== amber ==
// rgb2dvi
module rgb2dvi (
    input  wire        PixelClk,
    input  wire [23:0] vid_pData,
    input  wire        vid_pVDE,
    input  wire        vid_pHSync,
    input  wire        vid_pVSync,
    output wire [9:0]  pDataOutRaw0,    
    output wire [9:0]  pDataOutRaw1,    
    output wire [9:0]  pDataOutRaw2     
);
TMDS_Encoder DataEncoder0 (
    .PixelClk(PixelClk), .pDataOutRaw(pDataOutRaw0),
    .pDataOut(vid_pData[15:8]), .pC0(vid_pHSync), .pC1(vid_pVSync), .pVde(vid_pVDE));
TMDS_Encoder DataEncoder1 (
    .PixelClk(PixelClk), .pDataOutRaw(pDataOutRaw1),
    .pDataOut(vid_pData[7:0]), .pC0(1'b0), .pC1(1'b0), .pVde(vid_pVDE));
TMDS_Encoder DataEncoder2 (
    .PixelClk(PixelClk), .pDataOutRaw(pDataOutRaw2),
    .pDataOut(vid_pData[23:16]), .pC0(1'b0), .pC1(1'b0), .pVde(vid_pVDE));
endmodule
For scale: ~910 cells after synthesis, ~140 flip-flops, about 58 I/O pins, about 7700 sq um of cells after synthesis.
clock: 4.77 ns
lec_check: 0
abc_area: 1
cap_margin: 20
cell_pad_in_sites_global_placement: 2
core_aspect_ratio: 0.82
core_margin: 2
core_utilization: 40
cts_cluster_diameter: 131
cts_cluster_size: 39
gpl_routability_driven: 0
hold_slack_margin: -0.04
max_routing_layer: met4
min_routing_layer: met1
setup_slack_margin: 0.86
slew_margin: 35
run.sh (not shown) runs the stock make flow with config.mk's settings and CLKGATE_MAP_FILE=.
Relative to amber, the following input files were edited for raven:
==> flow/config.mk <==
export PLATFORM = sky130hd
export DESIGN_NAME = rgb2dvi
export DESIGN_NICKNAME = rgb2dvi
export VERILOG_FILES = /design/flow/design.v
export SDC_FILE = /design/flow/constraint.sdc
export NUM_CORES = 4
export LEC_CHECK = 0
export ABC_AREA = 1
export CAP_MARGIN = 20
export CORE_MARGIN = 2
export CORE_UTILIZATION = 68
export SLEW_MARGIN = 20
==> flow/constraint.sdc <==
create_clock -name core_clock -period 1.58 [get_ports {PixelClk}]
set_input_delay 0.3160 -clock core_clock [delete_from_list [all_inputs] [get_ports {PixelClk}]]
set_output_delay 0.3160 -clock core_clock [all_outputs]
set_load 0.01 [all_outputs]
==> results <==
- raven did not finish: a tool error stopped it during 4_1_cts.
- Reported for amber and raven, synthesized area turned out identical to the last digit.
- Between amber and raven, die extent in x decreased.
- When the final numbers for amber and raven were put side by side, the HPWL reported at the end of detailed placement turned out to be greater in raven.
diff inputs: raven => xenon
-- flow/config.mk --
<<< raven, line 12
>>> xenon, line 12
export CTS_CLUSTER_DIAMETER = 336
export CTS_CLUSTER_SIZE = 33
==> flow/constraint.sdc <==
create_clock -name core_clock -period 3.75 [get_ports {PixelClk}]
set_input_delay 0.7500 -clock core_clock [delete_from_list [all_inputs] [get_ports {PixelClk}]]
set_output_delay 0.7500 -clock core_clock [all_outputs]
set_load 0.01 [all_outputs]
[summary]
As for a clean layout from xenon and raven, there is none.
raven: it failed with a tool error in 4_1_cts, so there are no final results.
xenon -> raven: placeable core area delta 0, exact match
Lower total placed cells including tap cells was reported by xenon, not raven.
Going from raven to xenon, synthesized area now sits at about the same level, number of enable flip-flop cells now sits at about the same level.


== run A ==
rgb2dvi again, from the RTL that the note above started with.
clock: 4.0 ns
lec_check: 0
abc_area: 1
cap_margin: 20
core_aspect_ratio: 2.0
core_margin: 2
core_utilization: 35
cts_cluster_diameter: 324
cts_cluster_size: 98
place_density: 0.36
slew_margin: 10
tns_end_percent: 10
Run A completed; timing, DRC and antenna clean
### run A -> run B
--- a/flow/config.mk
+++ b/flow/config.mk
@@ -9,8 +9,7 @@
 export CAP_MARGIN = 20
-export CORE_ASPECT_RATIO = 2.0
+export CORE_ASPECT_RATIO = 0.5
 export CORE_MARGIN = 2
-export CORE_UTILIZATION = 35
+export CORE_UTILIZATION = 63
 export CTS_CLUSTER_DIAMETER = 324
 export CTS_CLUSTER_SIZE = 98
-export PLACE_DENSITY = 0.36
 export SLEW_MARGIN = 10
Results
- Looking at run A and run B, the cell count of the worst hold path is a wash.
- Taking run A as the reference point, the overall die height of run B falls by about 60%.
- Cell area | run B vs run A | run B smaller
- What run A reported for total of fill cells in the finished design has to be multiplied by 0.39 to get the figure for run B.
- Met1 usage in global routing: run A and run B compared, higher one is run B
- The run with more setup slack is run A; run B has less.
What run C does differently from run B at the input level:
==> flow/config.mk <==
export PLATFORM = sky130hd
export DESIGN_NAME = rgb2dvi
export DESIGN_NICKNAME = rgb2dvi
export VERILOG_FILES = /design/flow/design.v
export SDC_FILE = /design/flow/constraint.sdc
export NUM_CORES = 4
export LEC_CHECK = 0
export CAP_MARGIN = 20
export CORE_MARGIN = 2
export CORE_UTILIZATION = 16
export MAX_ROUTING_LAYER = met4
export MIN_ROUTING_LAYER = met2
export SLEW_MARGIN = 20
Results
Run comparison: run B busiest layer in global routing met2; run C busiest layer in global routing met3
Yosys stat cell total in run C is about 20% lower than in run B
Summary of run C over run B: die size saw an increase, total placed instance area rose by about 2%, global-route usage shows a reduction of 13 points, least setup slack across all paths after layout up 0.069 ns.
Minimum clock period after layout down 0.069 ns in run C wrt run B
Changes observed in run C relative to run B: summed area of non-filler cells in the final layout has increased.
Setup changes, run C to run D
--- a/flow/config.mk
+++ b/flow/config.mk
@@ -7,7 +7,12 @@
 export LEC_CHECK = 0
-export CAP_MARGIN = 20
+export ABC_AREA = 1
+export CAP_MARGIN = 30
+export CORE_ASPECT_RATIO = 0.5
 export CORE_MARGIN = 2
-export CORE_UTILIZATION = 16
-export MAX_ROUTING_LAYER = met4
-export MIN_ROUTING_LAYER = met2
-export SLEW_MARGIN = 20
+export CORE_UTILIZATION = 63
+export CTS_CLUSTER_DIAMETER = 324
+export CTS_CLUSTER_SIZE = 98
+export PLACE_DENSITY = 0.82
+export SETUP_SLACK_MARGIN = -0.09
+export SLEW_MARGIN = 10
+export TNS_END_PERCENT = 10
Results
The flow did not stop early for run D: all stages ran, and the layout cleared the timing, design-rule and antenna checks.
Changes observed in run D relative to run C: design area shrank by 160 um^2, count of multi-input combinational gates grew by 126, non-clock buffer count shrank by 5.
Taking run C as the reference, in run D cell count now sits lower, sequential share of layout area has increased.
The total track usage in run D sits 15 points above the value recorded for run C.
Comparing run D and run C, the lower highest clock rate is on run D.
Compared with run C, run D shows a arithmetic-cell share of the synthesized area counting full adders, half adders and majority gates that is 1.3 points lower.
